==> design.v <==
module Conv(
  clk,
  rst_n,
  image_valid,
  filter_valid,
  in_data,
  out_valid,
  out_data
);
input clk,rst_n,image_valid,filter_valid;
input [2:0] in_data;
output logic [8:0]out_data;
output logic out_valid;
logic [2:0] A,B,C,D,E,F,G,H,I;
logic [2:0] A1,A2,A3,A4,A5,A6,A7,A8,B1,B2,B3,B4,B5,B6,B7,B8,C1,C2,C3,C4,C5,C6,C7,C8,D1,D2,D3,D4,D5,D6,D7,D8,E1,E2,E3,E4,E5,E6,E7,E8,F1,F2,F3,F4,F5,F6,F7,F8,G1,G2,G3,G4,G5,G6,G7,G8,H1,H2,H3,H4,H5,H6,H7,H8;
logic [5:0] cntin;
logic [5:0] cnt_mul;
logic [3:0] cnt_out;
logic [8:0] CO1,CO2,CO3,CO4;
logic [8:0] CON1,CON2,CON3,CON4,CON5,CON6,CON7,CON8,CON9,CON10,CON11,CON12,CON13,CON14,CON15,CON16,CON17,CON18,CON19,CON20,CON21,CON22,CON23,CON24,CON25,CON26,CON27,CON28,CON29,CON30,CON31,CON32,CON33,CON34,CON35,CON36;
logic [2:0] i1,i2,i3,i4,i5,i6,i7,i8,i9;
logic [1:0] c_state, n_state;
logic [8:0] comp1,comp2,sol,temp_con;
parameter GET_dATA= 2'b00,MUL= 2'b01,OUT = 2'b10;
	assign comp1 = (CO1>CO2)? CO1 : CO2;
	assign comp2 = (CO3>CO4)? CO3 : CO4;
	assign sol = (comp1 >comp2)? comp1 : comp2;
always_ff @(posedge clk or negedge rst_n)
begin
	if (!rst_n) 
	begin
		out_data <= 0;
		out_valid <= 0 ;
		c_state <= 2'b00;
		cntin <=0;
		cnt_out<=0;
		cnt_mul<=0;
	end
    else        
	begin
	c_state <= n_state;
		case (c_state)
		  GET_dATA: 
			begin
				out_valid <= 0 ;
				out_data <=0;
				cnt_out<=0;
				if (filter_valid)
				begin
					A<=B;B<=C;C<=D;
					D<=E;E<=F;F<=G;
					G<=H;H<=I;I<=in_data;
				end
				else if (image_valid)
				begin
					cntin<=cntin+1;
					A1<=A2;A2<=A3;A3<=A4;A4<=A5;A5<=A6;A6<=A7;A7<=A8;A8<=B1;
					B1<=B2;B2<=B3;B3<=B4;B4<=B5;B5<=B6;B6<=B7;B7<=B8;B8<=C1;
					C1<=C2;C2<=C3;C3<=C4;C4<=C5;C5<=C6;C6<=C7;C7<=C8;C8<=D1;
					D1<=D2;D2<=D3;D3<=D4;D4<=D5;D5<=D6;D6<=D7;D7<=D8;D8<=E1;
					E1<=E2;E2<=E3;E3<=E4;E4<=E5;E5<=E6;E6<=E7;E7<=E8;E8<=F1;
					F1<=F2;F2<=F3;F3<=F4;F4<=F5;F5<=F6;F6<=F7;F7<=F8;F8<=G1;
					G1<=G2;G2<=G3;G3<=G4;G4<=G5;G5<=G6;G6<=G7;G7<=G8;G8<=H1;
					H1<=H2;H2<=H3;H3<=H4;H4<=H5;H5<=H6;H6<=H7;H7<=H8;H8<=in_data;
				end
			end
		  MUL: 
			begin
				cntin<=0;
				cnt_mul<=cnt_mul+1;
				CON1<=CON2;CON2<=CON3;CON3<=CON4;CON4<=CON5;CON5<=CON6;CON6<=CON7;CON7<=CON8;CON8<=CON9;CON9<=CON10;
				CON10<=CON11;CON11<=CON12;CON12<=CON13;CON13<=CON14;CON14<=CON15;CON15<=CON16;CON16<=CON17;CON17<=CON18;CON18<=CON19;CON19<=CON20;
				CON20<=CON21;CON21<=CON22;CON22<=CON23;CON23<=CON24;CON24<=CON25;CON25<=CON26;CON26<=CON27;CON27<=CON28;CON28<=CON29;CON29<=CON30;
				CON30<=CON31;CON31<=CON32;CON32<=CON33;CON33<=CON34;CON34<=CON35;CON35<=CON36;CON36<=temp_con;
				if (cnt_mul==0)begin
					i1<=A1;
					i2<=A2;i3<=A3;i4<=B1;i5<=B2;i6<=B3;i7<=C1;i8<=C2;i9<=C3;
				end
				else if(cnt_mul==1)begin
					i1<=A2;
					i2<=A3;i3<=A4;i4<=B2;i5<=B3;i6<=B4;i7<=C2;i8<=C3;i9<=C4;			
				end
				else if(cnt_mul==2)begin
					i1<=A3;
					i2<=A4;i3<=A5;i4<=B3;i5<=B4;i6<=B5;i7<=C3;i8<=C4;i9<=C5;				
				end
				else if(cnt_mul==3)begin
					i1<=A4;
					i2<=A5;i3<=A6;i4<=B4;i5<=B5;i6<=B6;i7<=C4;i8<=C5;i9<=C6;		
				end
				else if(cnt_mul==4)begin
					i1<=A5
					;i2<=A6;i3<=A7;i4<=B5;i5<=B6;i6<=B7;i7<=C5;i8<=C6;i9<=C7;					
				end
				else if(cnt_mul==5)begin
					i1<=A6;
					i2<=A7;i3<=A8;i4<=B6;i5<=B7;i6<=B8;i7<=C6;i8<=C7;i9<=C8;				
				end
				else if(cnt_mul==6)begin
					i1<=B1;
					i2<=B2;i3<=B3;i4<=C1;i5<=C2;i6<=C3;i7<=D1;i8<=D2;i9<=D3;
				end
				else if(cnt_mul==7)begin
					i1<=B2;
					i2<=B3;i3<=B4;i4<=C2;i5<=C3;i6<=C4;i7<=D2;i8<=D3;i9<=D4;			
				end
				else if(cnt_mul==8)begin
					i1<=B3;
					i2<=B4;i3<=B5;i4<=C3;i5<=C4;i6<=C5;i7<=D3;i8<=D4;i9<=D5;				
				end
				else if(cnt_mul==9)begin
					i1<=B4;
					i2<=B5;i3<=B6;i4<=C4;i5<=C5;i6<=C6;i7<=D4;i8<=D5;i9<=D6;		
				end
				else if(cnt_mul==10)begin
					i1<=B5;
					i2<=B6;i3<=B7;i4<=C5;i5<=C6;i6<=C7;i7<=D5;i8<=D6;i9<=D7;					
				end
				else if(cnt_mul==11)begin
					i1<=B6;
					i2<=B7;i3<=B8;i4<=C6;i5<=C7;i6<=C8;i7<=D6;i8<=D7;i9<=D8;						
				end
				else if(cnt_mul==12)begin
					i1<=C1;
					i2<=C2;i3<=C3;i4<=D1;i5<=D2;i6<=D3;i7<=E1;i8<=E2;i9<=E3;
				end
				else if(cnt_mul==13)begin
					i1<=C2;
					i2<=C3;i3<=C4;i4<=D2;i5<=D3;i6<=D4;i7<=E2;i8<=E3;i9<=E4;			
				end
				else if(cnt_mul==14)begin
					i1<=C3;
					i2<=C4;i3<=C5;i4<=D3;i5<=D4;i6<=D5;i7<=E3;i8<=E4;i9<=E5;				
				end
				else if(cnt_mul==15)begin
					i1<=C4;
					i2<=C5;i3<=C6;i4<=D4;i5<=D5;i6<=D6;i7<=E4;i8<=E5;i9<=E6;		
				end
				else if(cnt_mul==16)begin
					i1<=C5;
					i2<=C6;i3<=C7;i4<=D5;i5<=D6;i6<=D7;i7<=E5;i8<=E6;i9<=E7;					
				end
				else if(cnt_mul==17)begin
					i1<=C6;
					i2<=C7;i3<=C8;i4<=D6;i5<=D7;i6<=D8;i7<=E6;i8<=E7;i9<=E8;	
				end	
				else if (cnt_mul==18)begin
					i1<=D1;
					i2<=D2;i3<=D3;i4<=E1;i5<=E2;i6<=E3;i7<=F1;i8<=F2;i9<=F3;
				end
				else if(cnt_mul==19)begin
					i1<=D2;
					i2<=D3;i3<=D4;i4<=E2;i5<=E3;i6<=E4;i7<=F2;i8<=F3;i9<=F4;			
				end
				else if(cnt_mul==20)begin
					i1<=D3;
					i2<=D4;i3<=D5;i4<=E3;i5<=E4;i6<=E5;i7<=F3;i8<=F4;i9<=F5;				
				end
				else if(cnt_mul==21)begin
					i1<=D4;
					i2<=D5;i3<=D6;i4<=E4;i5<=E5;i6<=E6;i7<=F4;i8<=F5;i9<=F6;		
				end
				else if(cnt_mul==22)begin
					i1<=D5;
					i2<=D6;i3<=D7;i4<=E5;i5<=E6;i6<=E7;i7<=F5;i8<=F6;i9<=F7;					
				end
				else if(cnt_mul==23)begin
					i1<=D6;
					i2<=D7;i3<=D8;i4<=E6;i5<=E7;i6<=E8;i7<=F6;i8<=F7;i9<=F8;	
				end
				else if(cnt_mul==24)begin
					i1<=E1;
					i2<=E2;i3<=E3;i4<=F1;i5<=F2;i6<=F3;i7<=G1;i8<=G2;i9<=G3;
				end
				else if(cnt_mul==25)begin
					i1<=E2;
					i2<=E3;i3<=E4;i4<=F2;i5<=F3;i6<=F4;i7<=G2;i8<=G3;i9<=G4;			
				end
				else if(cnt_mul==26)begin
					i1<=E3;
					i2<=E4;i3<=E5;i4<=F3;i5<=F4;i6<=F5;i7<=G3;i8<=G4;i9<=G5;				
				end
				else if(cnt_mul==27)begin
					i1<=E4;
					i2<=E5;i3<=E6;i4<=F4;i5<=F5;i6<=F6;i7<=G4;i8<=G5;i9<=G6;		
				end
				else if(cnt_mul==28)begin
					i1<=E5;
					i2<=E6;i3<=E7;i4<=F5;i5<=F6;i6<=F7;i7<=G5;i8<=G6;i9<=G7;					
				end
				else if(cnt_mul==29)begin
					i1<=E6;
					i2<=E7;i3<=E8;i4<=F6;i5<=F7;i6<=F8;i7<=G6;i8<=G7;i9<=G8;	
				end	
				else if(cnt_mul==30)begin
					i1<=F1;
					i2<=F2;i3<=F3;i4<=G1;i5<=G2;i6<=G3;i7<=H1;i8<=H2;i9<=H3;
				end
				else if(cnt_mul==31)begin
					i1<=F2;
					i2<=F3;i3<=F4;i4<=G2;i5<=G3;i6<=G4;i7<=H2;i8<=H3;i9<=H4;			
				end
				else if(cnt_mul==32)begin
					i1<=F3;
					i2<=F4;i3<=F5;i4<=G3;i5<=G4;i6<=G5;i7<=H3;i8<=H4;i9<=H5;				
				end
				else if(cnt_mul==33)begin
					i1<=F4;
					i2<=F5;i3<=F6;i4<=G4;i5<=G5;i6<=G6;i7<=H4;i8<=H5;i9<=H6;		
				end
				else if(cnt_mul==34)begin
					i1<=F5;
					i2<=F6;i3<=F7;i4<=G5;i5<=G6;i6<=G7;i7<=H5;i8<=H6;i9<=H7;					
				end
				else if(cnt_mul==35)begin
					i1<=F6;
					i2<=F7;i3<=F8;i4<=G6;i5<=G7;i6<=G8;i7<=H6;i8<=H7;i9<=H8;	
				end
			end
		  OUT:
			begin
				cnt_mul<=0;
				cnt_out<=cnt_out+1;
				cntin <=0;
				CO1 <= CON1;CON1<=CON3;CON3<=CON5;CON5<=CON13;CON13<=CON15;CON15<=CON17;CON17<=CON25;CON25<=CON27;CON27<=CON29;
				CO2 <= CON2;CON2<=CON4;CON4<=CON6;CON6<=CON14;CON14<=CON16;CON16<=CON18;CON18<=CON26;CON26<=CON28;CON28<=CON30;
				CO3 <= CON7;CON7<=CON9;CON9<=CON11;CON11<=CON19;CON19<=CON21;CON21<=CON23;CON23<=CON31;CON31<=CON33;CON33<=CON35;
				CO4 <= CON8;CON8<=CON10;CON10<=CON12;CON12<=CON20;CON20<=CON22;CON22<=CON24;CON24<=CON32;CON32<=CON34;CON34<=CON36;
				if (cnt_out > 0 && cnt_out < 10)
				begin
					out_data<=sol;
					out_valid <= 1;
				end
			end
		endcase
    end
end	
always_comb      
begin
	n_state ='bx;
	case (c_state)
		GET_dATA: 
		    begin
			if (image_valid||filter_valid) 
				begin
				if(cntin==63) n_state = MUL;
				else n_state = GET_dATA;
				end 
			else 
				begin
				n_state = GET_dATA;
				end
			end
		MUL:
			begin
				if(cnt_mul==36)
				n_state = OUT;	
				else 
				n_state = MUL;
			end
		OUT:
			begin
			if (cnt_out == 9) n_state = GET_dATA;
			else n_state = OUT;
			end
	endcase
	temp_con = A*i1+B*i2+C*i3+D*i4+E*i5+F*i6+G*i7+H*i8+I*i9;
end
endmodule
==> run.sh <==
#!/bin/bash
# the make line also repeats each setting of config.mk as NAME=value (left out here)
make -C /OpenROAD-flow-scripts/flow DESIGN_CONFIG=/design/flow/config.mk WORK_HOME=/design/flow/orfs CLKGATE_MAP_FILE= finish
==> config.mk <==
export PLATFORM = sky130hd
export DESIGN_NAME = Conv
export DESIGN_NICKNAME = Conv
export VERILOG_FILES = /design/flow/design.v
export SDC_FILE = /design/flow/constraint.sdc
export NUM_CORES = 4
export LEC_CHECK = 0
export CAP_MARGIN = 20
export CORE_MARGIN = 2
export CORE_UTILIZATION = 36
export SLEW_MARGIN = 20
==> constraint.sdc <==
create_clock -name core_clock -period 9.27 [get_ports {clk}]
set_input_delay 1.8540 -clock core_clock [delete_from_list [all_inputs] [get_ports {clk}]]
set_output_delay 1.8540 -clock core_clock [all_outputs]
set_load 0.01 [all_outputs]
==> summary.txt, run 1 <==
fresh numbers from the pnr run: status no timing/DRC/antenna violations, crit-path most repeated cell fa_1, Sink Count 635, RSZ-0062 raised after global routing no, DR WL/cell 27.9 um, Critical Path End CON36[8], buffer depth of the longest clock path 3, sequential cell area fraction in the yosys report 51.4%, Multiplexer share 9.48%, post-CTS setup buffers 0, fin nets 3164, pre-CTS setup slack 3.63 ns, met3 GRT Util 6.64%, Logic pwr share 6.1%, DP Cell Count 4302, Total Routed Length 123000 um, worst hold endpoint CON29[0], M1 GR Usage 29.9%, switching share of power 23.0%, FP Util 36.3%, Synth async-reset ratio 4.57%, die width 324 um, WHS 0.415 ns, fin crit period 5.60 ns, Fill cells 9737, worst min-delay path startpoint CON30[0], post-layout util 39.8%, final cell count without fillers 4430, initial antenna violation count 6, met2 Use GR 34.0%, Power Internal 4.89 mW, Max power group sequential cells, Dominant comb cell AND-OR/OR-AND gates, largest net degree at the start of global routing 183, Clock Pin Slew Worst Setup and Hold Paths 0.06 ns, HPWL after DPL 82000 um, Die Area 105000 um2, EDFF count, synth 606, Avg Inst Size Synth 11.9 um2, critical path's top delay family adder cells, switching power total 1.46 mW, cts hold-fix bufs 0, Slew @ Worst Pin 1.15 ns, fmax 179 MHz, via/cell ratio 6.45, yosys cell count 3086, Comb group 0.389 mW, Hold Fails Final Rpt 0, Flop area 18900 um2, Setup Viol. Count Final 0, maxcap violations 0, YS chip area 36800 um2, vias in the first global route 27900, Slew headroom 22.7%, Main area contributors edfxtp_1 (49%), mux2_2 (8.8%), fa_1 (3.6%), ha_1 (2.8%), a221oi_1 (2.1%), sequential cell fraction of total power 50.4%, Leak 13.5 nW, Core Region 102000 um2, largest area contributor in the netlist edfxtp_1, DRT iter0 DRCs 5007, port buffer count 16, GRT Total Usage 23.1%, residual DRC count 0, Die Ht 324 um, adder-cell share of the synthesized area 6.46%, WS Path Type reg -> reg, CTS Buf Count 70, Mapped Area 36800 um2, CP Cell Sequence nand2_1 -> fa_1 -> fa_1 -> inv_1 -> fa_1 -> inv_1 -> fa_1 -> fa_1 -> fa_1 -> inv_1 -> ha_1 -> ha_1 -> fa_1 -> a21o_1 -> a21oi_1 -> o21bai_1 -> a21oi_1 -> xor2_1, Logic area 16300 um2, period utilization 60.4%, pwr dens 157 nW/um2, Std-Cell Rows 117, H-Tree Depth 3, depth of the most critical reg-to-reg path 18, clock power share 43.4%, tally of OpenROAD warnings 37, Reg-to-Reg End CON36[8], clk root buf clkbuf_16, clk_skew 0.0408 ns, grt ovf 0, Clock Power 2.76 mW, most common cell in the netlist edfxtp_1, global-route wire length before repair 182000 um, Hold Crit Depth 0, TNS Setup 0 ns, Worst VDD drop 0.122 mV, ys flop type edfxtp_1, Crit. End Element flip-flop, crit path DAT 5.99 ns, #FFs+latches synth 635, Max Fanout on Critical Path 4, startpoint types flip-flop, Post-Syn Instances 3086, Crit-path slowest cell fa_1, most used routing layer met2, setup slack after layout 3.67 ns, routability cong. 1.00, worst path bufs/invs 3, Insertion Delay late pin 0.66 ns, P_seq 3.20 mW, aoi share 17.6%, Final Slew Violations 0, post-route antenna net violation count 0, simple-gate portion of the synthesized area 10.5%, Syn Nets 3243, CTS tree built, Crit path depth 18, Yosys cell types 110, Worst R2R Start D[2], post_cts resized 0, R2R setup slack 3.67 ns, yosys warns 1, area growth from synthesis to layout 9.75%, DR vias 28600, # IOs 17, Max-area cell share 49.4%, area fraction in xor and xnor cells 0.262%, Slowest Stage Delay on Critical Path 0.54 ns, CP startpoint D[2], hold crit path type reg -> reg, top cells by count edfxtp_1 (606), mux2_2 (289), nand2_1 (169), DR pass1 iterations 10, Worst EP required 9.66 ns
-- per-layer routing --
metal / up-vias / routed length [um]
met5: - / 39
met4: 6 / 9560
met3: 674 / 14000
met2: 2053 / 51800
met1: 13900 / 48000
li1: 12000 / -
-- metrics by stage --
stage	area (um2)	power [mW]
floorplan	36800	3.53
global placement	38100	3.64
detailed placement	38100	3.65
CTS	40400	6.42
global route	40400	6.59
finish	40400	6.35
-- final cells by class --
| class | count | area share, % |
|---|---|---|
| sequential | 635 | 46.8 |
| multi-input combinational | 2097 | 40.4 |
| clock buffer | 87 | 4.49 |
| tap | 1368 | 4.23 |
| timing repair buffer | 88 | 1.78 |
| clock inverter | 38 | 1.15 |
| inverter | 115 | 1.07 |
| antenna | 2 | 0.0124 |
==> run 2, diff against run 1 <==
Settings changed: ABC_AREA set to 1, CELL_PAD_IN_SITES_DETAIL_PLACEMENT set to 1, CELL_PAD_IN_SITES_GLOBAL_PLACEMENT set to 2, CORE_ASPECT_RATIO set to 1.05, CORE_MARGIN 2 to 8, CORE_UTILIZATION 36 to 40, CTS_CLUSTER_DIAMETER set to 42, CTS_CLUSTER_SIZE set to 47, GPL_ROUTABILITY_DRIVEN set to 0, MIN_ROUTING_LAYER set to met1, PLACE_DENSITY_LB_ADDON set to 0.28, SETUP_SLACK_MARGIN set to 0.24, SLEW_MARGIN 20 to 0.
Clock period 9.27 ns to 6.0 ns, I/O delays scaled along.
==> run 2 against run 1 <==
Net effect: clock skew decreased by 0.0026 ns; final cell count increased by 25%; routed wire length decreased by 6.7%; core utilization increased by 6.6 points; clock power increased by 140%; highest routed layer is now met4; still clean; largest cell class unchanged; area after synthesis decreased by 0.48%; global-route usage decreased by 0.88 points; total power increased by 95%; sequential power increased by 54%; die area decreased by 3.1%.
==> summary.txt, run 2 <==
fresh numbers from the pnr run: status no timing/DRC/antenna violations, # IOs 17, aoi share 16.0%, DR WL/cell 20.8 um, Slowest Stage Delay on Critical Path 0.52 ns, Slew @ Worst Pin 1.03 ns, Insertion Delay late pin 0.69 ns, DP Cell Count 5305, global-route wire length before repair 182000 um, Crit path depth 20, yosys cell count 4225, Max-area cell share 49.6%, FP Util 40.5%, Crit. End Element flip-flop, Worst VDD drop 0.200 mV, post-CTS setup buffers 0, H-Tree Depth 3, crit-path most repeated cell fa_1, GRT Total Usage 22.2%, sequential cell fraction of total power 39.8%, Total Routed Length 115000 um, RSZ-0062 raised after global routing no, EDFF count, synth 606, final cell count without fillers 5523, clk_skew 0.0381 ns, Synth async-reset ratio 4.57%, simple-gate portion of the synthesized area 17.2%, Max Fanout on Critical Path 4, Logic pwr share 5.8%, Die Area 102000 um2, Std-Cell Rows 113, switching power total 2.90 mW, residual DRC count 0, Logic area 14700 um2, switching share of power 23.4%, fin nets 4371, area growth from synthesis to layout 14.8%, yosys warns 1, hold crit path type in -> async, via/cell ratio 5.43, Syn Nets 4382, DR pass1 iterations 5, TNS Setup 0 ns, Main area contributors edfxtp_1 (50%), nand2_1 (14%), o21ai_0 (5.9%), inv_1 (5.7%), a21oi_1 (4.4%), DRT iter0 DRCs 2455, CP startpoint D[2], HPWL after DPL 72800 um, top cells by count nand2_1 (1376), edfxtp_1 (606), inv_1 (554), clk root buf clkbuf_16, cts hold-fix bufs 0, largest net degree at the start of global routing 246, Clock Pin Slew Worst Setup and Hold Paths 0.06 ns, Yosys cell types 56, Fill cells 10500, Dominant comb cell simple AND/OR/NAND/NOR gates, Worst R2R Start D[2], ys flop type edfxtp_1, startpoint types flip-flop, fmax 182 MHz, Setup Viol. Count Final 0, post_cts resized 0, Reg-to-Reg End CON36[8], depth of the most critical reg-to-reg path 20, pwr dens 294 nW/um2, tally of OpenROAD warnings 43, period utilization 91.4%, DR vias 30000, area fraction in xor and xnor cells 0.143%, maxcap violations 0, Worst EP required 6.43 ns, buffer depth of the longest clock path 3, Sink Count 635, fin crit period 5.48 ns, Critical Path End CON36[8], Max power group clock, Crit-path slowest cell fa_1, clock power share 54.4%, CP Cell Sequence nand2_1 -> fa_1 -> fa_1 -> inv_1 -> fa_1 -> inv_1 -> fa_1 -> fa_1 -> fa_1 -> inv_1 -> ha_1 -> ha_1 -> fa_1 -> nand3_1 -> and2_1 -> inv_1 -> a21oi_1 -> nor2_1 -> nor2_1 -> xor2_1, Die Ht 326 um, crit path DAT 5.91 ns, Power Internal 9.48 mW, Post-Syn Instances 4225, Avg Inst Size Synth 8.68 um2, #FFs+latches synth 635, Hold Fails Final Rpt 0, Comb group 0.717 mW, most common cell in the netlist nand2_1, Leak 17.8 nW, Core Region 90600 um2, CTS Buf Count 113, CTS tree built, grt ovf 0, sequential cell area fraction in the yosys report 51.6%, critical path's top delay family adder cells, P_seq 4.92 mW, initial antenna violation count 1, YS chip area 36700 um2, WS Path Type reg -> reg, Clock Power 6.74 mW, adder-cell share of the synthesized area 6.49%, port buffer count 16, worst path bufs/invs 4, post-route antenna net violation count 0, total power 12.4 mW, Mapped Area 36700 um2, Final Slew Violations 0, Multiplexer share 0.0273%, Slew headroom 31.1%, largest area contributor in the netlist edfxtp_1, vias in the first global route 31500, die width 311 um, R2R setup slack 0.52 ns, Flop area 18900 um2
run 2: area by class of cell:
class,count,area share [%]
flip-flops and latches,635,45.0
inverters,567,5.08
diodes,4,0.0238
clock inverters,88,2.51
repair buffers,92,1.82
well taps,1207,3.59
clock buffers,125,6.93
multi-input cells,2805,35.0
run 2: through the flow:
stage | hold WS (ns) | util [%] | setup WS, ns | instance area, um2
floorplan | 0.400 | - | 0.552 | 36700
global placement | 0.402 | 42.0 | 0.513 | 38100
detailed placement | 0.406 | 42.0 | 0.495 | 38100
CTS | 0.340 | 46.4 | 0.485 | 42000
global route | 0.368 | 46.4 | 0.226 | 42100
finish | 0.381 | 46.4 | 0.519 | 42100
run 2: per-layer routing:
layer  up-vias  track usage (%)  part of all wire [%]
met4         0             7.39                   2.9
li1      14200                -                     -
met1     14900             29.7                    45
met2       740             37.2                    47
met3       209             3.06                   5.1
met5         -                0                     0
==> run 3, diff against run 2 <==
Settings changed: CAP_MARGIN 20 to 25, CELL_PAD_IN_SITES_DETAIL_PLACEMENT 1 to unset, CELL_PAD_IN_SITES_GLOBAL_PLACEMENT 2 to 1, CORE_ASPECT_RATIO 1.05 to unset, CORE_MARGIN 8 to 5, CORE_UTILIZATION 40 to 35, CTS_CLUSTER_DIAMETER 42 to 374, CTS_CLUSTER_SIZE 47 to 16, GPL_TIMING_DRIVEN set to 0, HOLD_SLACK_MARGIN set to 0.15, MAX_ROUTING_LAYER set to met5, MIN_ROUTING_LAYER met1 to unset, PLACE_DENSITY_LB_ADDON 0.28 to 0.02, SETUP_SLACK_MARGIN 0.24 to 1.2, SLEW_MARGIN 0 to 15, TNS_END_PERCENT set to 5.
Clock period 6.0 ns to 6.45 ns, I/O delays scaled along.
==> run 3 against run 2 <==
Net effect: sequential share of layout area grew 1.8 points; area after synthesis is the same; final cell count increased by 3.9%; global-route usage increased by 2.6 points; non-clock buffer count up 178; count of clock-buffer cells in the layout fell by 45; critical path depth unchanged; flip-flop count did not move; hold slack better by 0.039 ns.
==> summary.txt, run 3 <==
fresh numbers from the pnr run: Std-Cell Rows 118, post-layout util 39.0%, Worst R2R Start i4[2], Crit path depth 20, Multiplexer share 0.0273%, YS chip area 36700 um2, Yosys cell types 56, fin nets 4481, largest area contributor in the netlist edfxtp_1, GRT Total Usage 24.8%, fin crit period 5.42 ns, fmax 184 MHz, ys flop type edfxtp_1, DRT iter0 DRCs 3338, Slew @ Worst Pin 1.10 ns, Worst EP required 6.84 ns, switching power total 2.07 mW, Reg-to-Reg End CON36[8], DR vias 31100, Critical Path End CON36[8], worst path bufs/invs 4, # IOs 17, Clock Pin Slew Worst Setup and Hold Paths 0.08 ns, FP Util 35.3%, Syn Nets 4382, P_seq 4.57 mW, Crit-path slowest cell fa_1, vias in the first global route 30900, hold crit path type reg -> reg, Die Ht 334 um, HPWL after DPL 99100 um, Setup Viol. Count Final 0, pwr dens 205 nW/um2, largest net degree at the start of global routing 100, DR pass1 iterations 8, Inserted Diodes 0, post-route antenna net violation count 0, residual DRC count 0, aoi share 16.0%, Core Region 104000 um2, Max Fanout on Critical Path 2, cts hold-fix bufs 0, worst hold endpoint CO1[0], switching share of power 24.9%, #FFs+latches synth 635, die width 334 um, maxcap violations 0, total power 8.29 mW, crit path DAT 5.81 ns, clk_skew 0.0566 ns, Total Routed Length 142000 um, adder-cell share of the synthesized area 6.49%, Mapped Area 36700 um2, Worst VDD drop 0.200 mV, Crit. End Element flip-flop, clk root buf clkbuf_16, CTS Buf Count 45, tally of OpenROAD warnings 34, Slowest Stage Delay on Critical Path 0.56 ns, CP startpoint i4[2], sequential cell area fraction in the yosys report 51.6%, Avg Inst Size Synth 8.68 um2, R2R setup slack 1.03 ns, grt ovf 0, crit-path most repeated cell fa_1, initial antenna violation count 1, H-Tree Depth 2, area growth from synthesis to layout 10.4%, port buffer count 16, worst min-delay path startpoint CON1[0], Sink Count 635, Clock Power 2.88 mW, EDFF count, synth 606, WS Path Type reg -> reg, Synth async-reset ratio 4.57%, Fill cells 10700, sequential cell fraction of total power 55.2%, Dominant comb cell simple AND/OR/NAND/NOR gates, Power Internal 6.22 mW, Main area contributors edfxtp_1 (50%), nand2_1 (14%), o21ai_0 (5.9%), inv_1 (5.7%), a21oi_1 (4.4%), critical path's top delay family adder cells, Hold Fails Final Rpt 0, DR WL/cell 24.8 um, period utilization 84.0%, startpoint types flip-flop, status no timing/DRC/antenna violations, RSZ-0062 raised after global routing yes, most common cell in the netlist nand2_1, Comb group 0.835 mW, buffer depth of the longest clock path 3, Insertion Delay late pin 0.68 ns, CTS tree built, Final Slew Violations 0, Max-area cell share 49.6%, top cells by count nand2_1 (1376), edfxtp_1 (606), inv_1 (554), Die Area 111000 um2, yosys cell count 4225, clock power share 34.7%, via/cell ratio 5.41, simple-gate portion of the synthesized area 17.2%, Post-Syn Instances 4225, depth of the most critical reg-to-reg path 20, CP Cell Sequence nand2_1 -> fa_1 -> fa_1 -> inv_1 -> fa_1 -> inv_2 -> fa_2 -> fa_2 -> fa_1 -> inv_1 -> ha_1 -> ha_4 -> fa_2 -> nand3_1 -> and2_4 -> inv_1 -> a21oi_1 -> nor2_1 -> nor2_1 -> xor2_1, Leak 16.9 nW, Slew headroom 26.5%, Logic pwr share 10.1%, yosys warns 1, Max power group sequential cells, global-route wire length before repair 209000 um, area fraction in xor and xnor cells 0.143%, Hold Crit Depth 0
run 3: metrics by stage:
stage | TNS, ns | std cells | worst slack, ns | hold WS [ns] | area, um2
after floorplan | 0 | 4225 | 1.00 | 0.400 | 36700
after global placement | -1229.49 | 5621 | -3.08 | 0.402 | 38600
after detailed placement | 0 | 5638 | 0.838 | 0.405 | 38900
after CTS | 0 | 5728 | 0.945 | 0.423 | 40300
after global routing | 0 | 5741 | 0.866 | 0.431 | 40500
final | 0 | 5741 | 1.03 | 0.420 | 40500
run 3: layout make-up:
class | count | area, um2 | share of cell area (%)
well taps | 1380 | 1730 | 4.27
repair buffers | 52 | 643 | 1.59
plain buffers | 218 | 972 | 2.40
clock buffers | 80 | 1260 | 3.11
clock inverters | 4 | 48.8 | 0.121
multi-input cells | 2805 | 14800 | 36.5
flip-flops and latches | 635 | 18900 | 46.8
inverters | 567 | 2130 | 5.27
run 3: metal layers:
layer / wire length, um / global-route usage, % / vias to the layer above
met2: 66400 / 40.9 / 1271
met4: 4680 / 7.48 / 0
li1: - / - / 14300
met5: 0 / 0 / -
met3: 9880 / 3.91 / 259
met1: 61300 / 33.9 / 15200
run 3: timing repair:
action                                  in CTS  in global routing
setup buffers                                6                 11
pin swaps                                    9                 19
gates resized                                8                 16
endpoints found under the setup margin       4                  5
==> run 4, diff against run 3 <==
Settings changed: ABC_AREA 1 to unset, CAP_MARGIN 25 to 20, CELL_PAD_IN_SITES_GLOBAL_PLACEMENT 1 to unset, CORE_MARGIN 5 to 2, CORE_UTILIZATION 35 to 68, CTS_CLUSTER_DIAMETER 374 to unset, CTS_CLUSTER_SIZE 16 to 28, GPL_ROUTABILITY_DRIVEN 0 to unset, GPL_TIMING_DRIVEN 0 to unset, HOLD_SLACK_MARGIN 0.15 to unset, MAX_ROUTING_LAYER met5 to unset, PLACE_DENSITY_LB_ADDON 0.02 to unset, SETUP_SLACK_MARGIN 1.2 to 1.57, SLEW_MARGIN 15 to 20, TNS_END_PERCENT 5 to unset.
Clock period 6.45 ns to 6.0 ns, I/O delays scaled along.
==> run 4 against run 3 <==
Net effect: the flow now stops in global routing (5_1_grt); area after synthesis is 0.48% higher; synthesized cell count is 27% lower; die area is 50% lower.
==> summary.txt, run 4 <==
yosys + openroad results -> status did not finish, Last stage global routing (5_1_grt), sequential cell area fraction in the yosys report 51.4%, top cells by count edfxtp_1 (606), mux2_2 (289), nand2_1 (169), Core Region 53700 um2, Post-Syn Instances 3086, Max-area cell share 49.4%, # IOs 17, most common cell in the netlist edfxtp_1, FP Util 68.6%, Sink Count 635, routability cong. 1.18, simple-gate portion of the synthesized area 10.5%, Dominant comb cell AND-OR/OR-AND gates, Main area contributors edfxtp_1 (49%), mux2_2 (8.8%), fa_1 (3.6%), ha_1 (2.8%), a221oi_1 (2.1%), adder-cell share of the synthesized area 6.46%, Avg Inst Size Synth 11.9 um2, Std-Cell Rows 85, Die Area 56000 um2, Yosys cell types 110, Die Ht 237 um, Multiplexer share 9.48%, yosys warns 1, area fraction in xor and xnor cells 0.262%, port buffer count 16, #FFs+latches synth 635, yosys cell count 3086, CTS Buf Count 67, die width 237 um, H-Tree Depth 3, HPWL after DPL 97600 um, Syn Nets 3243, ys flop type edfxtp_1, buffer depth of the longest clock path 3, YS chip area 36800 um2, Mapped Area 36800 um2, EDFF count, synth 606, clk root buf clkbuf_16, largest area contributor in the netlist edfxtp_1, Synth async-reset ratio 4.57%, DP Cell Count 3676, aoi share 17.6%
[run 4: metrics by stage]
stage,util (%),instance area [um2],setup slack (ns)
2_1_floorplan,-,36900,0.852
3_3_place_gp,70.2,37700,0.657
3_5_place_dp,70.2,37700,0.276
4_1_cts,74.5,40000,0.297
[run 4: timing repair]
action,CTS
gates cloned,0
hold buffers,0
pin swaps,15
endpoints found under the setup margin,19
setup buffers,20
gates resized,31
==> run 5, diff against run 4 <==
Settings changed: ABC_AREA set to 1, CAP_MARGIN 20 to 40, CELL_PAD_IN_SITES_DETAIL_PLACEMENT set to 2, CORE_UTILIZATION 68 to 40, CTS_CLUSTER_DIAMETER set to 217, CTS_CLUSTER_SIZE 28 to 77, GPL_ROUTABILITY_DRIVEN set to 1, PLACE_DENSITY set to 0.94, SETUP_SLACK_MARGIN 1.57 to unset, TNS_END_PERCENT set to 95.
Clock period 6.0 ns to 8.47 ns, I/O delays scaled along.
==> run 5 against run 4 <==
Net effect: the flow again stops in global routing (5_1_grt); die area increased by 68%; synthesized cell count is 37% higher; area after synthesis is 0.48% lower.
==> summary.txt, run 5 <==
yosys + openroad results -> status did not finish, Last stage global routing (5_1_grt), First Error [ERROR GRT-0232] Routing congestion too high. Check the congestion heatmap in the GUI., Main area contributors edfxtp_1 (50%), nand2_1 (14%), o21ai_0 (5.9%), inv_1 (5.7%), a21oi_1 (4.4%), yosys warns 1, CTS Buf Count 12, Post-Syn Instances 4225, Max-area cell share 49.6%, simple-gate portion of the synthesized area 17.2%, FP Util 40.2%, Syn Nets 4382, Multiplexer share 0.0273%, post-CTS setup buffers 0, adder-cell share of the synthesized area 6.49%, yosys cell count 4225, cts hold-fix bufs 0, top cells by count nand2_1 (1376), edfxtp_1 (606), inv_1 (554), # IOs 17, Core Region 91200 um2, routability cong. 0.930, Yosys cell types 56, EDFF count, synth 606, #FFs+latches synth 635, pre-CTS setup slack 2.08 ns, aoi share 16.0%, clk root buf clkbuf_16, post_cts resized 0, grt ovf 17, Die Area 94100 um2, sequential cell area fraction in the yosys report 51.6%, area fraction in xor and xnor cells 0.143%, Std-Cell Rows 111, buffer depth of the longest clock path 3, port buffer count 16, Die Ht 307 um, most common cell in the netlist nand2_1, H-Tree Depth 1, largest area contributor in the netlist edfxtp_1, Dominant comb cell simple AND/OR/NAND/NOR gates, DP Cell Count 5264, Avg Inst Size Synth 8.68 um2, Mapped Area 36700 um2, ys flop type edfxtp_1, die width 307 um, Sink Count 635, GRT Total Usage 63.9%, YS chip area 36700 um2, Synth async-reset ratio 4.57%, HPWL after DPL 156000 um
-- run 5: through the flow --
stage,total power [mW],cell area (um2)
after floorplan,3.90,36700
after global placement,4.00,37800
after detailed placement,4.33,37900
after CTS,5.54,38300
-- run 5: routing by layer --
layer / overflow / global-route usage (%)
met5: 0 / 29.7
met4: 7 / 59.0
met3: 9 / 52.7
met2: 1 / 80.1
met1: 0 / 62.3
==> run 6, diff against run 5 <==
Settings changed: CAP_MARGIN 40 to 20, CELL_PAD_IN_SITES_DETAIL_PLACEMENT 2 to unset, CTS_CLUSTER_DIAMETER 217 to unset, CTS_CLUSTER_SIZE 77 to unset, GPL_ROUTABILITY_DRIVEN 1 to unset, PLACE_DENSITY 0.94 to unset, SLEW_MARGIN 20 to 0, TNS_END_PERCENT 95 to unset.
Clock period 8.47 ns to 6.0 ns, I/O delays scaled along.
==> run 6 against run 5 <==
Net effect: the run now finishes clean; synthesized cell count unchanged; area after synthesis unchanged; die area unchanged.
==> summary.txt, run 6 <==
fresh numbers from the pnr run: CTS tree built, clk_skew 0.0489 ns, Crit. End Element flip-flop, Final Slew Violations 0, Slowest Stage Delay on Critical Path 0.54 ns, design area 40500 um2, Sink Count 635, Comb group 0.652 mW, final cell count without fillers 5417, crit-path most repeated cell fa_1, TNS Setup 0 ns, Max power group sequential cells, DP Cell Count 5280, maxcap violations 0, simple-gate portion of the synthesized area 17.2%, residual DRC count 0, post-CTS setup buffers 0, yosys warns 1, depth of the most critical reg-to-reg path 20, initial antenna violation count 1, die width 307 um, switching share of power 23.2%, clock power share 45.1%, worst path bufs/invs 4, Insertion Delay late pin 0.65 ns, top cells by count nand2_1 (1376), edfxtp_1 (606), inv_1 (554), status no timing/DRC/antenna violations, worst min-delay path startpoint CON1[4], Hold Fails Final Rpt 0, Std-Cell Rows 111, Crit path depth 20, Die Ht 307 um, Worst VDD drop 0.206 mV, EDFF count, synth 606, Synth async-reset ratio 4.57%, Clock Pin Slew Worst Setup and Hold Paths 0.06 ns, port buffer count 16, Setup Viol. Count Final 0, post_cts resized 0, post-route antenna net violation count 0, YS chip area 36700 um2, fin crit period 5.48 ns, yosys cell count 4225, Core Region 91200 um2, Syn Nets 4382, Avg Inst Size Synth 8.68 um2, FP Util 40.2%, pwr dens 250 nW/um2, crit path DAT 5.87 ns, Fill cells 8787, Multiplexer share 0.0273%, Slew @ Worst Pin 1.11 ns, routability cong. 0.908, CP Cell Sequence nand2_1 -> fa_1 -> fa_1 -> inv_1 -> fa_1 -> inv_1 -> fa_1 -> fa_1 -> fa_1 -> inv_1 -> ha_1 -> ha_1 -> fa_1 -> nand3_1 -> and2_1 -> inv_1 -> a21oi_1 -> nor2_1 -> nor2_1 -> xor2_1, DR vias 28900, Logic area 14700 um2, #FFs+latches synth 635, GRT Total Usage 20.3%, buffer depth of the longest clock path 3, Power Internal 7.79 mW, Hold Crit Depth 0, Dominant comb cell simple AND/OR/NAND/NOR gates, Inserted Diodes 0, Mapped Area 36700 um2, Flop area 18900 um2, Clock Power 4.57 mW, via/cell ratio 5.33, Die Area 94100 um2, adder-cell share of the synthesized area 6.49%, Worst R2R Start D[2], Max-area cell share 49.6%, sequential cell fraction of total power 48.5%, area fraction in xor and xnor cells 0.143%, DR WL/cell 17.6 um, cts hold-fix bufs 0, # IOs 17, DRT iter0 DRCs 3063, aoi share 16.0%, fmax 183 MHz, Main area contributors edfxtp_1 (50%), nand2_1 (14%), o21ai_0 (5.9%), inv_1 (5.7%), a21oi_1 (4.4%), tally of OpenROAD warnings 37, Slew headroom 26.1%, hold crit path type reg -> reg, Max Fanout on Critical Path 4, switching power total 2.36 mW, DR pass1 iterations 7, Crit-path slowest cell fa_1, Reg-to-Reg End CON36[8], Yosys cell types 56, RSZ-0062 raised after global routing no, period utilization 91.3%, WHS 0.404 ns, Logic pwr share 6.4%, fin nets 4329, CTS Buf Count 75, Total Routed Length 95300 um, largest net degree at the start of global routing 181, Worst EP required 6.39 ns, sequential cell area fraction in the yosys report 51.6%, most common cell in the netlist nand2_1, CP startpoint D[2], Critical Path End CON36[8], R2R setup slack 0.52 ns, grt ovf 0, Placed Area 38000 um2, ys flop type edfxtp_1, critical path's top delay family adder cells, startpoint types flip-flop, vias in the first global route 28100, area growth from synthesis to layout 10.6%, HPWL after DPL 59900 um, worst hold endpoint CO1[4], Leak 17.1 nW, WS Path Type reg -> reg, largest area contributor in the netlist edfxtp_1, H-Tree Depth 3, global-route wire length before repair 153000 um, Post-Syn Instances 4225, clk root buf clkbuf_16, P_seq 4.92 mW
## run 6: cell type report
| type | count | area share (%) |
|---|---|---|
| clock buffers | 98 | 4.89 |
| clock inverters | 38 | 1.21 |
| inverters | 567 | 5.28 |
| multi-input cells | 2805 | 36.3 |
| flip-flops and latches | 635 | 46.7 |
| well taps | 1186 | 3.66 |
| repair buffers | 88 | 1.95 |
## run 6: per-stage QoR
step	power, mW	setup slack (ns)	utilization (%)
final	10.1	0.522	44.4
after global routing	10.5	0.238	44.4
after CTS	10.3	0.484	44.4
after detailed placement	5.67	0.488	41.7
after global placement	5.66	0.528	41.7
after floorplan	5.51	0.552	-
## run 6: routing by layer
metal / vias up / wire, um / global-route usage [%]
li1: 14000 / - / -
met1: 13400 / 41300 / 27.9
met2: 1143 / 42100 / 31.8
met3: 290 / 7790 / 3.58
met4: 0 / 4070 / 8.58
met5: - / 0 / 0
==> run 7, diff against run 6 <==
Settings changed: ABC_AREA 1 to unset, CORE_UTILIZATION 40 to 70, CTS_CLUSTER_SIZE set to 30, SETUP_SLACK_MARGIN set to -0.35, SLEW_MARGIN 0 to 20.
Clock period 6.0 ns to 5.0 ns, I/O delays scaled along.
==> run 7 against run 6 <==
Net effect: the flow now stops in global routing (5_1_grt); die area fell by 42%; synthesized cell count decreased by 27%; area after synthesis rose by 0.48%.
==> summary.txt, run 7 <==
yosys + openroad results -> YS chip area 36800 um2, routability cong. 1.14, yosys cell count 3086, Dominant comb cell AND-OR/OR-AND gates, status did not finish, FP Util 70.4%, # IOs 17, Std-Cell Rows 84, #FFs+latches synth 635, most common cell in the netlist edfxtp_1, ys flop type edfxtp_1, EDFF count, synth 606, yosys warns 1, Avg Inst Size Synth 11.9 um2, Sink Count 635, top cells by count edfxtp_1 (606), mux2_2 (289), nand2_1 (169), CTS Buf Count 61, simple-gate portion of the synthesized area 10.5%, Main area contributors edfxtp_1 (49%), mux2_2 (8.8%), fa_1 (3.6%), ha_1 (2.8%), a221oi_1 (2.1%), adder-cell share of the synthesized area 6.46%, H-Tree Depth 2, HPWL after DPL 99700 um, area fraction in xor and xnor cells 0.262%, Die Ht 233 um, Max-area cell share 49.4%, buffer depth of the longest clock path 3, Syn Nets 3243, Core Region 52300 um2, Post-Syn Instances 3086, Yosys cell types 110, die width 233 um, aoi share 17.6%, Die Area 54500 um2, Mapped Area 36800 um2, clk root buf clkbuf_16, Synth async-reset ratio 4.57%, Last stage global routing (5_1_grt), largest area contributor in the netlist edfxtp_1, Multiplexer share 9.48%, pre-CTS setup slack -0.648 ns, port buffer count 16, Placed Area 38400 um2, sequential cell area fraction in the yosys report 51.4%, cts hold-fix bufs 0
[run 7: through the flow]
step,util [%],std cells
2_1_floorplan,-,3086
3_3_place_gp,73.4,3767
3_5_place_dp,73.4,3767
4_1_cts,77.6,3889
[run 7: timing repair]
item                       CTS
resized                     32
buffers inserted             7
setup endpoints to repair   13
pin swaps                   15
gates cloned                 0
==> run 8, diff against run 7 <==
Settings changed: CORE_UTILIZATION 70 to 66, CTS_CLUSTER_DIAMETER set to 50, CTS_CLUSTER_SIZE 30 to unset, SETUP_SLACK_MARGIN -0.35 to 1.21.
Clock period 5.0 ns to 4.83 ns, I/O delays scaled along.
==> run 8 against run 7 <==
Net effect: the run again fails in global routing (5_1_grt); synthesized cell count did not move; area after synthesis is the same; die area up 6.0%.
==> summary.txt, run 8 <==
yosys + openroad results -> status did not finish, Last stage global routing (5_1_grt), First Error [ERROR GRT-0228] Horizontal edge usage exceeds the maximum allowed. (29, 12) usage=65535 limit=3200, #FFs+latches synth 635, CTS Buf Count 70, Max-area cell share 49.4%, Avg Inst Size Synth 11.9 um2, Die Area 57700 um2, EDFF count, synth 606, routability cong. 1.13, most common cell in the netlist edfxtp_1, clk root buf clkbuf_16, Yosys cell types 110, largest area contributor in the netlist edfxtp_1, simple-gate portion of the synthesized area 10.5%, port buffer count 16, # IOs 17, Mapped Area 36800 um2, Post-Syn Instances 3086, Main area contributors edfxtp_1 (49%), mux2_2 (8.8%), fa_1 (3.6%), ha_1 (2.8%), a221oi_1 (2.1%), Syn Nets 3243, yosys cell count 3086, buffer depth of the longest clock path 3, ys flop type edfxtp_1, Multiplexer share 9.48%, HPWL after DPL 102000 um, area fraction in xor and xnor cells 0.262%, aoi share 17.6%, YS chip area 36800 um2, Std-Cell Rows 86, Synth async-reset ratio 4.57%, Sink Count 635, yosys warns 1, Core Region 55100 um2, adder-cell share of the synthesized area 6.46%, H-Tree Depth 3, sequential cell area fraction in the yosys report 51.4%, Dominant comb cell AND-OR/OR-AND gates, cts hold-fix bufs 0, top cells by count edfxtp_1 (606), mux2_2 (289), nand2_1 (169), FP Util 66.9%, DP Cell Count 3890, Die Ht 240 um, die width 240 um
## run 8: metrics by stage
step	hold slack, ns	area [um2]	setup WS [ns]	util [%]
floorplan	0.400	36900	-0.267	-
global placement	0.404	39100	-0.445	71.0
detailed placement	0.410	39100	-0.605	71.0
CTS	0.377	42400	-0.633	76.9
## run 8: timing repair
action	CTS
pin swaps	32
gates cloned	1
setup buffers	45
gates resized	127
setup endpoints to repair	40
==> run 9, diff against run 8 <==
Settings changed: CORE_UTILIZATION 66 to 16, CTS_CLUSTER_DIAMETER 50 to unset, SETUP_SLACK_MARGIN 1.21 to unset.
Clock period 4.83 ns to 5.63 ns, I/O delays scaled along.
==> run 9 against run 8 <==
Net effect: now clean on timing, DRC and antenna; die area increased to 4.1 times the previous value; synthesized cell count unchanged; area after synthesis unchanged.
==> summary.txt, run 9 <==
fresh numbers from the pnr run: status no timing/DRC/antenna violations, Critical Path End CON36[8], crit path DAT 5.79 ns, port buffer count 16, HPWL after DPL 88900 um, area growth from synthesis to layout 16.6%, aoi share 17.6%, period utilization 95.4%, GRT Total Usage 10.5%, Worst R2R Start D[1], maxcap violations 0, largest area contributor in the netlist edfxtp_1, # IOs 17, adder-cell share of the synthesized area 6.46%, CP Cell Sequence nand2_1 -> fa_1 -> fa_1 -> inv_1 -> fa_1 -> inv_1 -> fa_1 -> fa_1 -> fa_1 -> inv_1 -> ha_1 -> ha_1 -> fa_2 -> a21o_1 -> a21oi_2 -> o21bai_1 -> a21oi_2 -> xor2_1, startpoint types flip-flop, R2R setup slack 0.26 ns, Synth async-reset ratio 4.57%, H-Tree Depth 3, CP startpoint D[1], RSZ-0062 raised after global routing no, die width 484 um, largest net degree at the start of global routing 86, design area 42900 um2, #FFs+latches synth 635, Syn Nets 3243, Logic pwr share 6.3%, global-route wire length before repair 189000 um, Core Region 229000 um2, depth of the most critical reg-to-reg path 18, hold crit path type in -> async, Comb group 0.662 mW, switching share of power 23.4%, Worst VDD drop 0.215 mV, Die Area 234000 um2, sequential cell fraction of total power 50.3%, DR WL/cell 20.9 um, fin nets 3222, Std-Cell Rows 176, CTS Buf Count 67, Die Ht 484 um, ys flop type edfxtp_1, YS chip area 36800 um2, Sink Count 635, initial antenna violation count 9, DR vias 28500, Hold Fails Final Rpt 0, Yosys cell types 110, grt ovf 0, top cells by count edfxtp_1 (606), mux2_2 (289), nand2_1 (169), area fraction in xor and xnor cells 0.262%, clock power share 43.4%, Avg Inst Size Synth 11.9 um2, worst path bufs/invs 3, DR pass1 iterations 8, clk_skew 0.0247 ns, sequential cell area fraction in the yosys report 51.4%, Clock Pin Slew Worst Setup and Hold Paths 0.07 ns, FP Util 16.1%, TNS Setup 0 ns, simple-gate portion of the synthesized area 10.5%, Setup Viol. Count Final 0, Max Fanout on Critical Path 4, switching power total 2.45 mW, Worst EP required 6.05 ns, buffer depth of the longest clock path 3, crit-path most repeated cell fa_1, Reg-to-Reg End CON36[8], Crit. End Element flip-flop, yosys warns 1, Insertion Delay late pin 0.68 ns, residual DRC count 0, vias in the first global route 27600, Total Routed Length 129000 um, Slew @ Worst Pin 1.28 ns, Power Internal 8.02 mW, fmax 186 MHz, pwr dens 244 nW/um2, Clock Power 4.54 mW, Dominant comb cell AND-OR/OR-AND gates, yosys cell count 3086, clk root buf clkbuf_16, WS Path Type reg -> reg, tally of OpenROAD warnings 31, critical path's top delay family adder cells, Mapped Area 36800 um2, fin crit period 5.37 ns, Post-Syn Instances 3086, most common cell in the netlist edfxtp_1, post-route antenna net violation count 0, CTS tree built, DRT iter0 DRCs 4131, Max-area cell share 49.4%, Final Slew Violations 0, Crit path depth 18, Max power group sequential cells, WHS 0.312 ns, Crit-path slowest cell fa_1, via/cell ratio 4.64, Leak 13.7 nW, EDFF count, synth 606, P_seq 5.27 mW, Slowest Stage Delay on Critical Path 0.54 ns, Multiplexer share 9.48%, routability cong. 0.977, Slew headroom 14.2%, Main area contributors edfxtp_1 (49%), mux2_2 (8.8%), fa_1 (3.6%), ha_1 (2.8%), a221oi_1 (2.1%), Placed Area 40700 um2
[run 9: through the flow]
step | std cells | util (%) | power, mW | setup WS [ns]
detailed placement | 6021 | 17.7 | 6.02 | 0.141
global route | 6146 | 18.7 | 10.9 | 0.00133
CTS | 6145 | 18.7 | 10.6 | 0.136
finish | 6147 | 18.7 | 10.5 | 0.260
global placement | 6021 | 17.7 | 6.00 | 0.113
floorplan | 3086 | - | 5.81 | 0.324
[run 9: final cells by class]
cell class | instances | area, um2
clock buffer | 77 | 1710
inverter | 115 | 432
multi-input combinational | 2097 | 16300
clock inverter | 47 | 537
timing repair buffer | 149 | 1200
antenna | 1 | 2.50
tap | 3026 | 3790
sequential | 635 | 18900
fill | 25000 | 187000
[run 9: metal layers]
layer / GRT usage (%) / up-vias / share of wire (%)
met4: 4.97 / 10 / 5.7
met5: 0 / - / 0.047
met3: 2.89 / 480 / 10
met1: 14.3 / 14100 / 42
li1: - / 12100 / -
met2: 15.3 / 1801 / 42
[run 9: timing repair]
item                                    CTS  global route
endpoints found under the setup margin    0             2
resized                                   0             3
hold buffers                              0             0
buffers inserted                          0             1
==> run 10, diff against run 9 <==
Settings changed: ABC_AREA set to 1, CORE_UTILIZATION 16 to 72.
Clock period 5.63 ns to 9.27 ns, I/O delays scaled along.
==> run 10 against run 9 <==
Net effect: non-clock buffer count down 83; area after synthesis down 0.48%; sequential share of layout area up 4.0 points; core utilization up 60 points; count of clock-buffer cells in the layout up 3; combinational power down 35%; still clean; die area down 77%; synthesized cell count up 37%; global-route usage up 25 points; highest routed layer unchanged; worst setup slack better by 3.6 ns; sequential power down about 40%; maximum frequency down 1.2%; critical path type unchanged.
==> summary.txt, run 10 <==
fresh numbers from the pnr run: top cells by count nand2_1 (1376), edfxtp_1 (606), inv_1 (554), cts hold-fix bufs 0, grt ovf 0, vias in the first global route 29100, Crit-path slowest cell fa_1, total power 6.31 mW, port buffer count 16, Max-area cell share 49.6%, Die Area 52700 um2, R2R setup slack 3.83 ns, Post-Syn Instances 4225, post-CTS setup buffers 0, DR pass1 iterations 7, RSZ-0062 raised after global routing no, Total Routed Length 91100 um, tally of OpenROAD warnings 43, DR vias 29800, Crit. End Element flip-flop, #FFs+latches synth 635, pwr dens 160 nW/um2, switching share of power 22.6%, WS Path Type reg -> reg, Inserted Diodes 0, initial antenna violation count 1, EDFF count, synth 606, crit-path most repeated cell fa_1, worst min-delay path startpoint CON1[6], CP startpoint D[2], # IOs 17, fin crit period 5.44 ns, yosys cell count 4225, DRT iter0 DRCs 3736, Clock Pin Slew Worst Setup and Hold Paths 0.06 ns, Yosys cell types 56, Main area contributors edfxtp_1 (50%), nand2_1 (14%), o21ai_0 (5.9%), inv_1 (5.7%), a21oi_1 (4.4%), Comb group 0.430 mW, sequential cell fraction of total power 50.5%, maxcap violations 0, CTS Buf Count 68, Final Slew Violations 0, Slowest Stage Delay on Critical Path 0.53 ns, Core Region 50200 um2, clock power share 42.7%, Max power group sequential cells, YS chip area 36700 um2, TNS Setup 0 ns, design area 39400 um2, crit path DAT 5.80 ns, Hold Crit Depth 0, WHS 0.417 ns, yosys warns 1, largest net degree at the start of global routing 208, largest area contributor in the netlist edfxtp_1, Sink Count 635, Leak 16.9 nW, Reg-to-Reg End CON36[8], FP Util 73.1%, Setup Viol. Count Final 0, fmax 184 MHz, CP Cell Sequence nand2_1 -> fa_1 -> fa_1 -> inv_1 -> fa_1 -> inv_1 -> fa_1 -> fa_1 -> fa_1 -> inv_1 -> ha_1 -> ha_1 -> fa_1 -> nand3_1 -> and2_1 -> inv_1 -> a21oi_1 -> nor2_1 -> nor2_1 -> xor2_1, most common cell in the netlist nand2_1, worst hold endpoint CO1[6], Worst EP required 9.63 ns, area growth from synthesis to layout 7.36%, switching power total 1.42 mW, P_seq 3.18 mW, startpoint types flip-flop, post-layout util 78.5%, clk_skew 0.0232 ns, Max Fanout on Critical Path 4, Std-Cell Rows 82, global-route wire length before repair 148000 um, Slew headroom 18.1%, Worst VDD drop 0.149 mV, Synth async-reset ratio 4.57%, period utilization 58.6%, HPWL after DPL 54300 um, routability cong. 0.900, residual DRC count 0, Worst R2R Start D[2], status no timing/DRC/antenna violations, DR WL/cell 18.7 um, via/cell ratio 6.12, Crit path depth 20, clk root buf clkbuf_16, depth of the most critical reg-to-reg path 20, buffer depth of the longest clock path 3, Multiplexer share 0.0273%, Dominant comb cell simple AND/OR/NAND/NOR gates, ys flop type edfxtp_1, area fraction in xor and xnor cells 0.143%, aoi share 16.0%, GRT Total Usage 35.0%, hold crit path type reg -> reg, CTS tree built, Avg Inst Size Synth 8.68 um2, post_cts resized 0, worst path bufs/invs 4, Die Ht 230 um, Critical Path End CON36[8], adder-cell share of the synthesized area 6.49%, H-Tree Depth 3, Hold Fails Final Rpt 0, critical path's top delay family adder cells, Mapped Area 36700 um2, Slew @ Worst Pin 1.23 ns, Placed Area 37200 um2, Insertion Delay late pin 0.62 ns, fin nets 4300, sequential cell area fraction in the yosys report 51.6%, die width 230 um, simple-gate portion of the synthesized area 17.2%, Clock Power 2.69 mW, Power Internal 4.88 mW, Logic pwr share 6.8%, post-route antenna net violation count 0, Syn Nets 4382
==> run 10: stage by stage <==
stage	setup slack, ns	std cells
finish	3.83	4865
global route	3.61	4865
CTS	3.82	4865
detailed placement	3.81	4745
global placement	3.86	4745
floorplan	0.514	4225
==> run 10: area by class of cell <==
cell class | instances | area, um2
Sequential cell | 635 | 18900
Multi-Input combinational cell | 2805 | 14700
Fill cell | 3393 | 10800
Inverter | 567 | 2140
Clock buffer | 80 | 1770
Tap cell | 672 | 841
Timing Repair Buffer | 66 | 556
Clock inverter | 40 | 422
==> run 10: per-layer routing <==
| layer | vias to the layer above | wire, um | GRT usage (%) |
|---|---|---|---|
| met5 | - | 13 | 0 |
| met4 | 2 | 4660 | 17.5 |
| met1 | 13600 | 34800 | 47.1 |
| met2 | 1821 | 41400 | 54.8 |
| li1 | 14000 | - | - |
| met3 | 387 | 10200 | 7.15 |
==> run 11, diff against run 10 <==
Settings changed: CORE_UTILIZATION 72 to 35, CTS_CLUSTER_DIAMETER set to 195, CTS_CLUSTER_SIZE set to 16, GPL_ROUTABILITY_DRIVEN set to 0, GPL_TIMING_DRIVEN set to 0, MAX_ROUTING_LAYER set to met5, PLACE_DENSITY_LB_ADDON set to 0.02, SETUP_SLACK_MARGIN set to 1.2.
Clock period 9.27 ns to 7.28 ns, I/O delays scaled along.
==> run 11 against run 10 <==
Net effect: still clean on timing, DRC and antenna; via count is 1.7% higher; hold slack hardly changed; die area is 100% higher; sequential power is 27% higher; area after synthesis stayed put; cell area is 2.3% higher; clock skew is 0.010 ns higher.
==> summary.txt, run 11 <==
fresh numbers from the pnr run: via/cell ratio 5.29, #FFs+latches synth 635, hold crit path type reg -> reg, Avg Inst Size Synth 8.68 um2, Max Fanout on Critical Path 3, Max power group sequential cells, Multiplexer share 0.0273%, area growth from synthesis to layout 9.79%, fin crit period 5.61 ns, Total Routed Length 132000 um, largest net degree at the start of global routing 95, Crit-path slowest cell fa_1, Logic pwr share 8.8%, # IOs 17, critical path's top delay family adder cells, DR vias 30300, CTS tree built, worst hold endpoint CO1[5], switching share of power 24.3%, Setup Viol. Count Final 0, Comb group 0.632 mW, tally of OpenROAD warnings 31, HPWL after DPL 92600 um, top cells by count nand2_1 (1376), edfxtp_1 (606), inv_1 (554), fmax 178 MHz, RSZ-0062 raised after global routing no, Final Slew Violations 0, clk_skew 0.0334 ns, vias in the first global route 28900, top sig layer met4, Dominant comb cell simple AND/OR/NAND/NOR gates, sequential cell area fraction in the yosys report 51.6%, Worst EP required 7.76 ns, simple-gate portion of the synthesized area 17.2%, TNS Setup 0 ns, routed length on met3 9870 um, H-Tree Depth 2, Logic area 14700 um2, Crit. End Element flip-flop, Worst VDD drop 0.203 mV, Yosys cell types 56, worst path bufs/invs 4, global-route wire length before repair 196000 um, crit path DAT 6.09 ns, Slowest Stage Delay on Critical Path 0.53 ns, Hold Crit Depth 0, Crit path depth 20, aoi share 16.0%, YS chip area 36700 um2, DRT iter0 DRCs 3493, Slew headroom 21.3%, die width 328 um, Met1 Wirelength 60700 um, Syn Nets 4382, Mapped Area 36700 um2, cts hold-fix bufs 0, Die Area 107000 um2, FP Util 35.4%, Main area contributors edfxtp_1 (50%), nand2_1 (14%), o21ai_0 (5.9%), inv_1 (5.7%), a21oi_1 (4.4%), Slew @ Worst Pin 1.18 ns, Leak 16.8 nW, DR WL/cell 23.1 um, WS Path Type reg -> reg, P_seq 4.05 mW, sequential cell fraction of total power 56.2%, Reg-to-Reg End CON36[8], port buffer count 16, WHS 0.416 ns, pwr dens 179 nW/um2, Die Ht 328 um, Critical Path End CON36[8], residual DRC count 0, grt ovf 0, Power Internal 5.46 mW, post_cts resized 0, Core Region 104000 um2, period utilization 77.1%, status no timing/DRC/antenna violations, startpoint types flip-flop, GRT Total Usage 24.3%, Clock Power 2.52 mW, CP startpoint i4[1], most common cell in the netlist nand2_1, Synth async-reset ratio 4.57%, DR pass1 iterations 6, yosys cell count 4225, Hold Fails Final Rpt 0, initial antenna violation count 1, Worst R2R Start i4[1], clk root buf clkbuf_16, adder-cell share of the synthesized area 6.49%, maxcap violations 0, ys flop type edfxtp_1, post-CTS setup buffers 0, total power 7.21 mW, Std-Cell Rows 118, R2R setup slack 1.67 ns, largest area contributor in the netlist edfxtp_1, crit-path most repeated cell fa_1, met2 WL 57300 um, Flop area 18900 um2, buffer depth of the longest clock path 3, Fill cells 10700, Placed Area 38900 um2, fin nets 4462, CTS Buf Count 45, Max-area cell share 49.6%, area fraction in xor and xnor cells 0.143%, Insertion Delay late pin 0.66 ns, post-route antenna net violation count 0, depth of the most critical reg-to-reg path 20, EDFF count, synth 606, Clock Pin Slew Worst Setup and Hold Paths 0.09 ns, Post-Syn Instances 4225, yosys warns 1, CP Cell Sequence nand2_1 -> fa_1 -> fa_1 -> inv_1 -> fa_1 -> inv_1 -> fa_1 -> fa_1 -> fa_1 -> inv_1 -> ha_1 -> ha_1 -> fa_1 -> nand3_1 -> and2_1 -> inv_1 -> a21oi_1 -> nor2_1 -> nor2_1 -> xor2_1, switching power total 1.75 mW, clock power share 35.0%, design area 40200 um2, worst min-delay path startpoint CON1[5], Sink Count 635
-- run 11: final cells by class --
type,count,area share [%]
flip-flops and latches,635,47.0
well taps,1380,4.29
repair buffers,33,1.23
clock inverters,3,0.109
inverters,567,5.29
diodes,1,0.00622
multi-input cells,2805,36.5
clock buffers,80,3.18
plain buffers,218,2.42
-- run 11: layer usage --
metal  vias up  GRT usage (%)
met4         0           7.62
met3       252           3.85
li1      14300              -
met1     14400           35.6
met2      1349           36.8
met5         -              0
-- run 11: metrics by stage --
step | util [%] | setup slack (ns) | std cells
after floorplan | - | 1.79 | 4225
after global placement | 37.2 | -2.65 | 5621
after detailed placement | 37.6 | 1.64 | 5638
after CTS | 38.8 | 1.61 | 5721
after global routing | 38.8 | 1.41 | 5721
final | 38.8 | 1.67 | 5722
==> run 12, diff against run 11 <==
Settings changed: ABC_AREA 1 to 0, CORE_UTILIZATION 35 to 72, CTS_CLUSTER_DIAMETER 195 to 208, CTS_CLUSTER_SIZE 16 to 41, GPL_ROUTABILITY_DRIVEN 0 to unset, GPL_TIMING_DRIVEN 0 to unset, MAX_ROUTING_LAYER met5 to unset, PLACE_DENSITY_LB_ADDON 0.02 to unset, SETUP_SLACK_MARGIN 1.2 to 1.46.
Clock period 7.28 ns to 4.9 ns, I/O delays scaled along.
==> run 12 against run 11 <==
Net effect: the flow now stops in global routing (5_1_grt); die area fell by 51%; area after synthesis rose by 0.48%; synthesized cell count fell by 27%.
==> summary.txt, run 12 <==
yosys + openroad results -> status did not finish, Last stage global routing (5_1_grt), First Error [ERROR GRT-0232] Routing congestion too high. Check the congestion heatmap in the GUI., sequential cell area fraction in the yosys report 51.4%, area fraction in xor and xnor cells 0.262%, port buffer count 16, Sink Count 635, Main area contributors edfxtp_1 (49%), mux2_2 (8.8%), fa_1 (3.6%), ha_1 (2.8%), a221oi_1 (2.1%), largest area contributor in the netlist edfxtp_1, #FFs+latches synth 635, ys flop type edfxtp_1, yosys warns 1, Die Ht 230 um, buffer depth of the longest clock path 3, Post-Syn Instances 3086, HPWL after DPL 96500 um, aoi share 17.6%, Multiplexer share 9.48%, EDFF count, synth 606, Dominant comb cell AND-OR/OR-AND gates, Die Area 53000 um2, cts hold-fix bufs 0, Max-area cell share 49.4%, Avg Inst Size Synth 11.9 um2, Syn Nets 3243, # IOs 17, Mapped Area 36800 um2, Synth async-reset ratio 4.57%, grt ovf 46, Yosys cell types 110, die width 230 um, H-Tree Depth 1, routability cong. 1.14, top cells by count edfxtp_1 (606), mux2_2 (289), nand2_1 (169), CTS Buf Count 19, Std-Cell Rows 82, Placed Area 38400 um2, yosys cell count 3086, adder-cell share of the synthesized area 6.46%, YS chip area 36800 um2, FP Util 73.1%, Core Region 50400 um2, most common cell in the netlist edfxtp_1, GRT Total Usage 73.2%, simple-gate portion of the synthesized area 10.5%, clk root buf clkbuf_16
[run 12: stage by stage]
stage	setup TNS [ns]	setup slack [ns]	std cells
after CTS	-2.61	-0.621	3834
after detailed placement	-2.54	-0.678	3737
after global placement	-1.07	-0.355	3737
after floorplan	-0.322	-0.197	3086
[run 12: timing repair]
| item | in CTS |
|---|---|
| endpoints found under the hold margin | 0 |
| pin swaps | 51 |
| resized | 176 |
| gates cloned | 2 |
| endpoints found under the setup margin | 71 |
| buffers inserted | 68 |
[run 12: per-layer routing]
metal / overflow / global-route usage (%)
met2: 25 / 87.8
met5: 0 / 25.5
met3: 4 / 58.3
met1: 0 / 77.3
met4: 17 / 66.6
Power and IR drop assume default switching activity.
